Setup of nickel:
Design Lorenz3D, start of the top module:
module Lorenz3D(
    clk,
    rst,
    seed_x,
    seed_y,
    seed_z,
    pinX,
    pinY,
    pinZ,
	serial_data,
    x,
    y,
    z
    );
	input wire clk;
    input wire rst;
    input wire [31:0] seed_x;
    input wire [31:0] seed_y;
    input wire [31:0] seed_z;
    output wire pinX;
    output wire pinY;
    output wire pinZ;
    output wire serial_data;
    output wire [31:0] x;
    output wire [31:0] y;
    output wire [31:0] z;
    reg [2:0] i;
    wire [7:0] inputdata;
    wire       done_bit;
    reg        start;
    wire       active;
    wire       out_serial;
    reg        triger;
    reg [3:0] count;
	wire signed [31:0] xm , ym , zm;
	wire signed [31:0] scale = {7'b0001001 , 25'b0000001111010111000010100};
	reg [31:0] key; 
	reg [2:0]  i_n;
	reg        start_n;
	reg        triger_n;
	reg [31:0] key_n;
	wire slowclock;
	wire slowclock_rise;
	Slowclock clock ( .clk(clk), .rst(rst), .slowclock(slowclock), .slowclock_rise(slowclock_rise));
    Lorenz  L1(
     .clk(clk),
     .rst(rst),
     .en(slowclock_rise),
     .seed_x(seed_x),
     .seed_y(seed_y),
     .seed_z(seed_z),
     .x(x),
     .y(y),
     .z(z)
    );
	UART_Tx1  #(435) U1 ( .clk(clk), .rst(rst), .Tx_s(start), .Tx_Data(inputdata), .Tx_Active(active),  .Tx_serial_out(out_serial), .Tx_Done(done_bit));
	always@(posedge clk)
    begin
        i_n = i;
        start_n = start;
        triger_n = triger;
        key_n = key;
        if(done_bit == 1'b1)
        begin
            i_n = i_n + 1;
        end
        if( i_n == 3'b000 && triger_n == 1'b1)
        begin
            key_n = x;            
            start_n = 1;
            triger_n = 0;
        end
        if(i_n == 3'b100)
        begin
            i_n = 0;
            triger_n = 1;
        end
        if (rst)
        begin
            i <= 0;
            start <= 0;
            triger <= 1;
        end
        else
        begin
            i <= i_n;
            start <= start_n;
            triger <= triger_n;
            key <= key_n;
        end
    end
	delta_sigma_dac d1 (.clk(clk), .rst(rst), .PWM_in(x[31:9]), .PWM_out(pinX));
  ...
Size: ~8300 cells after synthesis, ~240 flip-flops, roughly 200 I/O pins.
export LEC_CHECK = 0
export CAP_MARGIN = 20
export CELL_PAD_IN_SITES_GLOBAL_PLACEMENT = 1
export CORE_MARGIN = 2
export CORE_UTILIZATION = 54
export GPL_TIMING_DRIVEN = 1
export PLACE_DENSITY = 0.82
export SETUP_SLACK_MARGIN = 0.64
export SLEW_MARGIN = 20
export TNS_END_PERCENT = 20
create_clock -name core_clock -period 24.0 [get_ports {clk}]
run.sh (not shown) runs the stock make flow with config.mk's settings and CLKGATE_MAP_FILE=.
Relative to nickel, the following input files were edited for indigo:
==> flow/config.mk <==
export PLATFORM = sky130hd
export DESIGN_NAME = Lorenz3D
export DESIGN_NICKNAME = Lorenz3D
export VERILOG_FILES = /design/flow/design.v
export SDC_FILE = /design/flow/constraint.sdc
export NUM_CORES = 4
export LEC_CHECK = 0
export CAP_MARGIN = 20
export CORE_MARGIN = 2
export CORE_UTILIZATION = 70
export MAX_ROUTING_LAYER = met4
export SLEW_MARGIN = 20
==> flow/constraint.sdc <==
create_clock -name core_clock -period 9.5 [get_ports {clk}]
set_input_delay 1.9000 -clock core_clock [delete_from_list [all_inputs] [get_ports {clk}]]
set_output_delay 1.9000 -clock core_clock [all_outputs]
set_load 0.01 [all_outputs]
Findings:
- Number of well taps: nickel and indigo compared, lower one is indigo
- indigo ended with less final worst slack than nickel.
- Relative to nickel, indigo improves headroom to the max-slew limit.
- Where number of vias in the routed layout is concerned, nickel is better than indigo.
- STATUS post-DP HPWL: indigo loses against nickel
- Delta(routed wire length, indigo - nickel) > 0
- Taking nickel as the reference, in indigo met2 track utilization from global routing went up, global-route wire length before repair went up.
- The run showing the smaller non-clock buffer count is nickel.
- The final report for indigo shows a completed flow and a layout that fails verification, specifically negative setup slack.
- Looking at area growth from synthesis to layout, indigo sits 12 points higher than nickel does.
